==> flow/design.v <==
module mult32x32_fsm (
    input logic clk,               
    input logic reset,             
    input logic start,             
    output logic busy,             
    output logic [1:0] a_sel,      
    output logic b_sel,            
    output logic [2:0] shift_sel,  
    output logic upd_prod,         
    output logic clr_prod          
);
	typedef enum { idle, handle1, handle2, handle3, handle4, handle5, handle6, handle7, handle8} sm_type;
	sm_type current_state;
	sm_type next_state;
	always_ff @(posedge clk, posedge reset) begin
		if (reset== 1'b1) begin
			current_state <=idle;
		end
		else begin
			current_state <= next_state;
		end
	end
	always_comb begin
		next_state= current_state;
		busy=1'b1;
		upd_prod= 1'b1;
		clr_prod= 1'b0;
		a_sel= 2'b0;
		b_sel= 1'b0;
		shift_sel= 3'b0;
		case(current_state)
			idle: begin
				if(start== 1'b0) begin
					next_state=idle;
					busy=1'b0;
					upd_prod=1'b0;
				end
				else begin
					next_state=handle1;
					busy=1'b0;
					upd_prod=1'b0;
					clr_prod=1'b1;
				end
			end
			handle1: begin
				next_state= handle2;
				a_sel=2'b0;
				b_sel=1'b0;
				shift_sel=3'b0;
			end
			handle2: begin
				next_state= handle3;
				a_sel=2'b01;
				b_sel=1'b0;
				shift_sel=3'b001;
			end
			handle3: begin
				next_state= handle4;
				a_sel=2'b10;
				b_sel=1'b0;
				shift_sel=3'b010;
			end
			handle4: begin
				next_state= handle5;
				a_sel=2'b11;
				b_sel=1'b0;
				shift_sel=3'b011;
			end
			handle5: begin
				next_state= handle6;
				a_sel=2'b0;
				b_sel=1'b1;
				shift_sel=3'b010;
			end
			handle6: begin
				next_state= handle7;
				a_sel=2'b01;
				b_sel=1'b1;
				shift_sel=3'b011;
			end
			handle7: begin
				next_state= handle8;
				a_sel=2'b10;
				b_sel=1'b1;
				shift_sel=3'b100;
			end
			handle8: begin
				next_state= idle;
				a_sel=2'b11;
				b_sel=1'b1;
				shift_sel=3'b101;
			end
		endcase
	end
endmodule
module mult32x32_arith (
    input logic clk,              
    input logic reset,            
    input logic [31:0] a,         
    input logic [31:0] b,         
    input logic [1:0] a_sel,      
    input logic b_sel,            
    input logic [2:0] shift_sel,  
    input logic upd_prod,         
    input logic clr_prod,         
    output logic [63:0] product   
);
logic [15:0] out16;
logic [7:0] out8;
always_comb begin
	case(a_sel)
		2'b00: out8 = a[7:0];
		2'b01: out8 = a[15:8];
		2'b10: out8 = a[23:16];
		2'b11: out8 = a[31:24];
	endcase
end
always_comb begin
	case(b_sel)
		1'b0: out16 = b[15:0];
		1'b1: out16 = b[31:16];
	endcase
end
logic [23:0] mult;
always_comb begin
	mult = out16 * out8;
end
logic [63:0] shifted;
always_comb begin
	shifted = 64'b0;
	case(shift_sel)
		3'b000: shifted = mult;
		3'b001: shifted = mult << 8; 
		3'b010: shifted = mult << 16;
		3'b011: shifted = mult << 24;
		3'b100: shifted = mult << 32;
		3'b101: shifted = mult << 40;
	endcase
end
always_ff @(posedge clk, posedge reset) begin
	if(reset == 1'b1) begin 
		product <= 64'b0;
	end
	else begin
		if(clr_prod == 1'b1) begin
			product <= 64'b0;
		end
		else if (upd_prod == 1'b1) begin
			product <= product + shifted;
		end
	end
end
endmodule
module mult32x32 (
    input logic clk,             
    input logic reset,           
    input logic start,           
    input logic [31:0] a,        
    input logic [31:0] b,        
    output logic busy,           
    output logic [63:0] product  
);
logic [1:0] a_sel;
logic b_sel;
logic [2:0] shift_sel;
logic upd_prod;
logic clr_prod;
mult32x32_fsm fsm(
	.clk(clk),
	.reset(reset),
	.start(start),
	.busy(busy),
	.a_sel(a_sel),
	.b_sel(b_sel),
	.shift_sel(shift_sel),
	.upd_prod(upd_prod),
	.clr_prod(clr_prod)
);
mult32x32_arith arith(
	.clk(clk),
	.reset(reset),
	.a(a),
	.b(b),
	.a_sel(a_sel),
	.b_sel(b_sel),
	.shift_sel(shift_sel),
	.upd_prod(upd_prod),
	.clr_prod(clr_prod),
	.product(product)
);
endmodule
make LEC_CHECK=0 CAP_MARGIN=20 CORE_MARGIN=2 CORE_UTILIZATION=71 CTS_CLUSTER_DIAMETER=190 CTS_CLUSTER_SIZE=41 HOLD_SLACK_MARGIN=-0.09 SLEW_MARGIN=20 finish   # period 5.98 ns
run.sh (not shown) runs the stock make flow with config.mk's settings and CLKGATE_MAP_FILE=.
The starting point failed in detailed placement (3_5_place_dp).
Edit:
ABC_AREA = 1   (was unset)
CORE_UTILIZATION = 72   (was 71)
CTS_CLUSTER_DIAMETER = unset   (was 190)
CTS_CLUSTER_SIZE = unset   (was 41)
HOLD_SLACK_MARGIN = unset   (was -0.09)
clock period = 4.7 ns   (was 5.98 ns; I/O delays follow)
Result: The changed run never finished: it broke off in detailed placement (3_5_place_dp), error DPL-0038; area after synthesis is higher by 12%; synthesized cell count rose by 36%; die size climbs by 9.7%.
Edit:
ABC_AREA = unset   (was 1)
CORE_UTILIZATION = 40   (was 72)
clock period = 12.0 ns   (was 4.7 ns; I/O delays follow)
With this change the flow went through all stages and came out clean.
Synthesized area came out lower by roughly a tenth.
Die area came out higher by well over a third.
Synthesized cell count came out lower by a quarter to a third.
Edit:
ABC_AREA = 1   (was unset)
CORE_MARGIN = 10   (was 2)
CORE_UTILIZATION = 19   (was 40)
HOLD_SLACK_MARGIN = 0.08   (was unset)
MIN_ROUTING_LAYER = met2   (was unset)
What happened:
- critical path depth is unchanged
- worst setup slack improves by 0.61 ns
- clock-buffer cell count shrinks by 2
- clock skew hardly moves
- cell area grows by about 14%
- wire length grows by 57%
- fmax grows by 6.0%

---

Starts from the design.v that is shown in full above.
Settings: LEC_CHECK=0, CAP_MARGIN=20, CORE_MARGIN=2, CORE_UTILIZATION=58, SLEW_MARGIN=20, TNS_END_PERCENT=5; clock period 8.01 ns.
The first run finished but failed the layout checks on negative setup slack.
Rerun with:
--- a/flow/config.mk
+++ b/flow/config.mk
@@ -10 +10 @@
-export CORE_UTILIZATION = 58
+export CORE_UTILIZATION = 50
@@ -12 +12 @@
-export TNS_END_PERCENT = 5
+export TNS_END_PERCENT = 15
==> flow/constraint.sdc (replaced) <==
create_clock -name core_clock -period 8.16 [get_ports {clk}]
set_input_delay 1.6320 -clock core_clock [delete_from_list [all_inputs] [get_ports {clk}]]
set_output_delay 1.6320 -clock core_clock [all_outputs]
set_load 0.01 [all_outputs]
Effect: The changed run finished but fails on negative setup slack; non-clock buffer count rises by 49; via count drops by a little under a tenth; design area climbs by a few percent.
Rerun with:
--- a/flow/config.mk
+++ b/flow/config.mk
@@ -10 +10,2 @@
-export CORE_UTILIZATION = 50
+export CORE_UTILIZATION = 62
+export PLACE_DENSITY = 0.4
@@ -12 +12,0 @@
-export TNS_END_PERCENT = 15
==> flow/constraint.sdc (replaced) <==
create_clock -name core_clock -period 10.4 [get_ports {clk}]
set_input_delay 2.0800 -clock core_clock [delete_from_list [all_inputs] [get_ports {clk}]]
set_output_delay 2.0800 -clock core_clock [all_outputs]
set_load 0.01 [all_outputs]
Outcome: Now the flow finished clean. Global-route usage rises by 2.5 points. Non-clock buffer count falls by 348. Critical path depth rises by 4. Register-to-register slack gets better by 1.3 ns. Area after synthesis does not change. Via count falls by 11%. Die area falls by 19%.

---

Setup of red:
Starts from the design.v that is shown in full above.
Settings: LEC_CHECK=0, ABC_AREA=1, CAP_MARGIN=20, CORE_MARGIN=2, CORE_UTILIZATION=69, CTS_CLUSTER_DIAMETER=393, PLACE_DENSITY=0.41, SLEW_MARGIN=20; clock period 4.48 ns.
Run status, red: aborted in clock tree synthesis (4_1_cts), error DPL-0038
[inputs] blue vs red
Settings: a deleted PLACE_DENSITY that had been 0.41; a deleted ABC_AREA that had been 1; a deleted CTS_CLUSTER_DIAMETER that had been 393; a change of CORE_UTILIZATION from 69 to 58; an added TNS_END_PERCENT of 5; a change of the clock period (ns, I/O delays scaled along) from 4.48 to 8.7.
Notes after the runs:
blue | ERROR | global routing (5_1_grt). Die boundary width (blue vs. red) increases by a few percent. Between red and blue, worst setup timing slack at the placement stage increased. blue ended with less placement-stage cell area than red. blue vs. red: post-synthesis mux area share went up by 1.5 points. blue vs red — total core area rose 7.6%. blue vs red, synthesized cell count went down by 529. Sort red and blue by die area asc -> top: red. Sort red and blue by area of the mapped netlist asc -> top: blue.
## Diff of input files: green against blue
Settings: swapping 58 for 62 in CORE_UTILIZATION; clearing TNS_END_PERCENT, which used to be 5; swapping 8.7 for 5.3 in the clock period (ns, I/O delays scaled along).
==> comparison <==
- Run status, blue: aborted in global routing (5_1_grt), error ODB-0269
- green terminated abnormally: clock tree synthesis (4_1_cts) reported DPL-0038.
- As of green, die boundary width had fallen by a few percent compared to blue.
- Going from blue to green, row count fell by about 4%; total cell area at the placement stage rose by 480 um2; adder and majority gate portion of the synthesized area stayed essentially flat.
- Diff blue -> green: post-detailed-placement half-perimeter wirelength now sits higher, post-placement cell count now sits lower.
- blue → green: area after synthesis closely matched the old numbers, height of the die dropped about 3%, final RePlAce weighted congestion up 0.047, post-placement worst setup slack decreased 2.43 ns.

---

quartz:
// mult32x32: RTL as listed in full above, without the edits since
Settings: LEC_CHECK=0, CAP_MARGIN=20, CORE_MARGIN=2, CORE_UTILIZATION=40, SLEW_MARGIN=20; clock period 16.5 ns.
quartz went all the way through the flow, and no timing, DRC or antenna check failed.
## Diff of input files: yarrow against quartz
Settings: an added CORE_ASPECT_RATIO of 0.74; an added CTS_CLUSTER_DIAMETER of 307; a change of the clock period (ns, I/O delays scaled along) from 16.5 to 18.9.
==> comparison <==
- Changes observed in yarrow relative to quartz: global-route usage level; cell area after placement level; first-iteration DRC count moved up.
Edits applied to the flow inputs when going from yarrow to xenon:
Settings: removing CTS_CLUSTER_DIAMETER (formerly 307); removing CORE_ASPECT_RATIO (formerly 0.74); changing CORE_UTILIZATION from 40 to 62; changing the clock period (ns, I/O delays scaled along) from 18.9 to 11.5.
==> comparison <==
- Summary: via count, xenon worse than yarrow
- The run showing the greater height of the chip is yarrow.
- Number of clock-tree buffers in the layout ended up 4 lower on xenon than on yarrow.
- The run with more routed wire is yarrow, not xenon.
- Across both runs, least setup slack across all paths after layout was lower for xenon than for yarrow.
- Against yarrow, xenon reports a worst-margin pin slew that is lower.
- Wire length of the first global-routing pass on xenon is ahead of yarrow.
Changes in willow relative to xenon:
Settings: putting TNS_END_PERCENT at 10 where nothing was set; swapping 62 for 68 in CORE_UTILIZATION; putting PLACE_DENSITY at 0.39 where nothing was set.
Results
Taking xenon as the reference, in willow number of clock buffer instances in the layout went up 1; post-route core utilization increased 6.8 points; die area fell by about 9%; area of all placed cells without fillers has remained practically unchanged; cell count after placement went down by 0.55%. The sequential cell area share of xenon and that of willow are within noise of each other. willow drops more vias than xenon. willow: done, clean on timing, DRC and antenna. | area added between synthesis and finish | willow vs xenon | 0.32 points lower |. willow against xenon: critical path depth up about 3%; placeable core region down about 9%.
Input changes introduced in fjord (baseline for comparison: willow):
Settings: removing PLACE_DENSITY (formerly 0.39); removing TNS_END_PERCENT (formerly 10); changing CORE_UTILIZATION from 68 to 36; changing the clock period (ns, I/O delays scaled along) from 11.5 to 11.0.
## What came out
From willow to fjord, final number of hold-violating endpoints did not move at all.
In fjord the global routing usage summed across all routing layers turned out 17 points lower than in willow.
On global-route wire length before repair, the lower figure sits with willow, not fjord.
[compare] base=willow new=fjord: total vias in the final route has decreased, number of cells traversed by the worst register-to-register path has decreased, total non-filler cell area in the finished layout has increased, setup slack has increased.
